==> job 3774 <==
==> flow/design.v <==
module dffhr (d, r, clk, q);
  parameter WIDTH = 1;
  input 			r;
  input 			clk;
  input 	[WIDTH-1:0] 	d;
  output 	[WIDTH-1:0] 	q;
  reg 		[WIDTH-1:0] 	q;
  always @ (posedge clk) 
    if ( r ) 
      q <= {WIDTH{1'b0}};
    else
      q <= d;
endmodule  
module sha1_round (cv_in, w, round, cv_out);
   input [159:0] cv_in;
   input [31:0]  w;
   input [6:0]   round;
   output [159:0] cv_out;
   reg [31:0]     k;
   reg [31:0]     f;
   wire [31:0]    a_shift;
   wire [31:0]    b_shift;
   wire [31:0]    add_result;
   wire [31:0]    a = cv_in[159:128];
   wire [31:0]    b = cv_in[127:96];
   wire [31:0]    c = cv_in[95:64];
   wire [31:0]    d = cv_in[63:32];
   wire [31:0]    e = cv_in[31:0];
   always @(round)
     begin
        k = 32'd0;
        if ((round >= 7'd0) && (round <= 7'd19))
          k = 32'h5A827999;
        if ((round >= 7'd20) && (round <= 7'd39))
          k = 32'h6ED9EBA1;
        if ((round >= 7'd40) && (round <= 7'd59))
          k = 32'h8F1BBCDC;
        if ((round >= 7'd60) && (round <= 7'd79))
          k = 32'hCA62C1D6;
     end  
   always @(round or b or c or d)
     begin
        f = 32'd0;
        if ((round >= 7'd0) && (round <= 7'd19))
          f = ((b & c) | (~b & d));
        if ((round >= 7'd20) && (round <= 7'd39))
          f = (b ^ c ^ d);
        if ((round >= 7'd40) && (round <= 7'd59))
          f = ((b & c) | (b & d) | (c & d));
        if ((round >= 7'd60) && (round <= 7'd79))
          f = (b ^ c ^ d);
     end  
   assign a_shift = {a[26:0], a[31:27]};
   assign b_shift = {b[1:0], b[31:2]};
   assign add_result = (a_shift + ((f + k) + (e + w)));
   assign cv_out = {add_result, a, b_shift, c, d};
endmodule  
module sha1_exec(clk, reset, start, data_in, load_in, cv, 
  use_prev_cv, busy, out_valid, cv_next);
   input clk, reset;     
   input start;
   input [31:0] data_in;
   input load_in;
   input [159:0] cv;
   input use_prev_cv;
   output        busy;
   output        out_valid;
   output [159:0] cv_next;  
   reg            busy;         
   reg            out_valid;    
   reg [6:0]      rnd_cnt_d;    
   wire [6:0]     rnd_cnt_q;    
   wire [159:0]   rnd_d;        
   wire [159:0]   rnd_q;
   wire [159:0]   sha1_round_wire;   
   wire [159:0]   cv_d;         
   wire [159:0]   cv_q;         
   wire [159:0]   cv_next_d;    
   wire [159:0]   cv_next_q;
   parameter      IDLE = 2'b00;
   parameter      CALC = 2'b01;
   parameter      VALID_OUT = 2'b10;
   parameter      VALID_OUT2 = 2'b11;
   wire [1:0]     state; 
   reg [1:0]      next_state;
   wire [511:0]   w_d;
   wire [511:0]   w_q;
   wire [511:0]   w_temp;
   wire [31:0]    w;    
   wire [31:0]    w_gen_temp = w_temp[511:480] ^ w_temp[447:416] ^ 
                  w_temp[255:224] ^ w_temp[95:64];  
   wire [31:0]    w_gen = {w_gen_temp[30:0], w_gen_temp[31]};
   assign         w_d = ((load_in == 1'b1) ? w_temp :
                  ((rnd_cnt_q < 7'd15) ? w_temp : 
                  {w_gen, w_temp[479:0]}));
   assign w_temp = (state == CALC) ? {w_q[479:0], w_q[511:480]} : 
     ((load_in == 1'b1) ? {w_q[479:0], data_in} : w_q);
   assign w = w_q[511:480];
   sha1_round sha1_round(.cv_in(rnd_q), .w(w), .round(rnd_cnt_q),
                           .cv_out(sha1_round_wire));
   assign         rnd_d = ((state == CALC) ? sha1_round_wire : 
     (use_prev_cv == 1'b1) ? cv_next_q : cv);
   assign         cv_d = ((state == CALC) ? cv_q : 
     (use_prev_cv == 1'b1) ? cv_next_q : cv);
   assign         cv_next_d = (state == VALID_OUT) ? 
                                ({cv_q[159:128] + rnd_q[159:128],
                                  cv_q[127:96] + rnd_q[127:96],
                                  cv_q[95:64] + rnd_q[95:64],
                                  cv_q[63:32] + rnd_q[63:32],
                                  cv_q[31:0] + rnd_q[31:0]}) :
                                  (cv_next_q);
   assign         cv_next = cv_next_q;
   always @(state or start or rnd_cnt_q)
     begin
        out_valid = 1'b0;       
        busy = 1'b0;
        rnd_cnt_d = 7'b0000000;
        case (state)
          IDLE : begin
             out_valid = 1'b0;
             rnd_cnt_d = 7'b0000000;
             if (start) begin
                busy = 1'b1;
                next_state = CALC;
             end
             else begin
                busy = 1'b1;
                next_state = IDLE;
             end
          end  
          CALC : begin
             busy = 1'b1;
             out_valid = 1'b0;
             if (start) begin
                next_state = IDLE;
                rnd_cnt_d = 7'd0000000;
             end
             else if (rnd_cnt_q == 7'd79) begin
                next_state = VALID_OUT;
                rnd_cnt_d = 7'd0000000;
             end
             else begin
                next_state = CALC;
                rnd_cnt_d = rnd_cnt_q + 7'd0000001;
             end
          end  
          VALID_OUT : begin
             busy = 1'b1;
             out_valid = 1'b0;       
             if (start) begin
                next_state = IDLE;
                rnd_cnt_d = 7'd0000000;
             end else begin
                next_state = VALID_OUT2;
             end
          end     
          VALID_OUT2 : begin
             busy = 1'b0;
             out_valid = 1'b1;
             if (start) begin
                next_state = CALC;
             end
             else begin
                next_state = IDLE;
             end
          end
          default : begin
             next_state = IDLE;
          end
        endcase
     end          
   dffhr #(7) rnd_cnt_reg (.d(rnd_cnt_d), .q(rnd_cnt_q),
                           .clk(clk), .r(reset));
   dffhr #(2) state_reg (.d(next_state), .q(state), 
                         .clk(clk), .r(reset)); 
   dffhr #(512) w_reg (.d(w_d), .q(w_q), .clk(clk), .r(reset));
   dffhr #(160) cv_reg (.d(cv_d), .q(cv_q), .clk(clk), .r(reset));
   dffhr #(160) rnd_reg (.d(rnd_d), .q(rnd_q), .clk(clk), .r(reset));
   dffhr #(160) cv_next_reg (.d(cv_next_d), .q(cv_next_q),
                             .clk(clk), .r(reset));   
endmodule  
==> flow/run.sh <==
#!/bin/bash
# the make line also repeats each setting of config.mk as NAME=value (left out here)
make -C /OpenROAD-flow-scripts/flow DESIGN_CONFIG=/design/flow/config.mk WORK_HOME=/design/flow/orfs CLKGATE_MAP_FILE= finish
==> flow/config.mk <==
export PLATFORM = sky130hd
export DESIGN_NAME = sha1_exec
export DESIGN_NICKNAME = sha1_exec
export VERILOG_FILES = /design/flow/design.v
export SDC_FILE = /design/flow/constraint.sdc
export NUM_CORES = 4
export LEC_CHECK = 0
export ABC_AREA = 1
export CAP_MARGIN = 0
export CELL_PAD_IN_SITES_GLOBAL_PLACEMENT = 0
export CORE_ASPECT_RATIO = 0.71
export CORE_MARGIN = 2
export CORE_UTILIZATION = 72
export CTS_CLUSTER_SIZE = 89
export GPL_ROUTABILITY_DRIVEN = 1
export MAX_ROUTING_LAYER = met4
export PLACE_DENSITY = 0.64
export SETUP_SLACK_MARGIN = -0.38
export SLEW_MARGIN = 20
==> flow/constraint.sdc <==
create_clock -name core_clock -period 3.88 [get_ports {clk}]
set_input_delay 0.7760 -clock core_clock [delete_from_list [all_inputs] [get_ports {clk}]]
set_output_delay 0.7760 -clock core_clock [all_outputs]
set_load 0.01 [all_outputs]
==> job 8161 (differences from job 3774) <==
==> flow/config.mk (replaced) <==
export PLATFORM = sky130hd
export DESIGN_NAME = sha1_exec
export DESIGN_NICKNAME = sha1_exec
export VERILOG_FILES = /design/flow/design.v
export SDC_FILE = /design/flow/constraint.sdc
export NUM_CORES = 4
export LEC_CHECK = 0
export CAP_MARGIN = 30
export CELL_PAD_IN_SITES_GLOBAL_PLACEMENT = 0
export CORE_ASPECT_RATIO = 1.34
export CORE_MARGIN = 2
export CORE_UTILIZATION = 65
export CTS_CLUSTER_SIZE = 36
export GPL_ROUTABILITY_DRIVEN = 1
export MAX_ROUTING_LAYER = met4
export PLACE_DENSITY = 0.65
export SETUP_SLACK_MARGIN = -0.91
export SLEW_MARGIN = 20
export TNS_END_PERCENT = 5
==> flow/constraint.sdc (replaced) <==
create_clock -name core_clock -period 15.9 [get_ports {clk}]
set_input_delay 3.1800 -clock core_clock [delete_from_list [all_inputs] [get_ports {clk}]]
set_output_delay 3.1800 -clock core_clock [all_outputs]
set_load 0.01 [all_outputs]
==> job 2314 (differences from job 3774) <==
==> flow/config.mk (replaced) <==
export PLATFORM = sky130hd
export DESIGN_NAME = sha1_exec
export DESIGN_NICKNAME = sha1_exec
export VERILOG_FILES = /design/flow/design.v
export SDC_FILE = /design/flow/constraint.sdc
export NUM_CORES = 4
export LEC_CHECK = 0
export CAP_MARGIN = 20
export CORE_ASPECT_RATIO = 1.88
export CORE_MARGIN = 2
export CORE_UTILIZATION = 36
export CTS_CLUSTER_DIAMETER = 38
export GPL_ROUTABILITY_DRIVEN = 1
export PLACE_DENSITY_LB_ADDON = 0.28
export SETUP_SLACK_MARGIN = 0.58
export SLEW_MARGIN = 15
==> flow/constraint.sdc (replaced) <==
create_clock -name core_clock -period 8.13 [get_ports {clk}]
set_input_delay 1.6260 -clock core_clock [delete_from_list [all_inputs] [get_ports {clk}]]
set_output_delay 1.6260 -clock core_clock [all_outputs]
set_load 0.01 [all_outputs]
==> qor summary <==
| item | job 3774 | job 2314 | job 8161 |
|---|---|---|---|
| Outcome | complete, but fails checks | no timing/DRC/antenna violations | no timing/DRC/antenna violations |
| Violated checks | setup timing | - | - |
| GR Layer Usage met2 | 0.716 | 0.422 | 0.564 |
| Seq power | 0.0117 W | 0.00529 W | 0.00267 W |
| Critical path buffers and inverters | 6 | 3 | 6 |
| Minimum hold slack | 454 ps | 426 ps | 448 ps |
| Vias per Instance | 6.40 | 5.22 | 5.79 |
| Die area | 74900 µm² | 145000 µm² | 80600 µm² |
| Total negative slack for setup checks | -29720 ps | 0 ps | 0 ps |
| Pwr Total | 0.0316 W | 0.0127 W | 0.00608 W |
| Highest signal layer in the routed design | met4 | met5 | met4 |
| Initial cell density of the core | 0.726 | 0.362 | 0.657 |
| CTS clock-pin slew for the worst setup and hold paths | 70 ps | 60 ps | 60 ps |
| Worst-path cell with the longest stage delay | fa_1 | a2111oi_0 | fa_1 |
| Sum of routed wire segments on met1 | 72100 µm | 65500 µm | 58500 µm |
| Worst Clk Skew | 37.4 ps | 48.4 ps | 21.9 ps |
| Synth Cell Area | 52300 µm² | 50900 µm² | 50900 µm² |
| Layout multi-input combinational cell count | 4919 | 4409 | 4409 |
| Number of diodes added for antenna fixing | 10 | 3 | 9 |
Power and IR drop assume default switching activity.
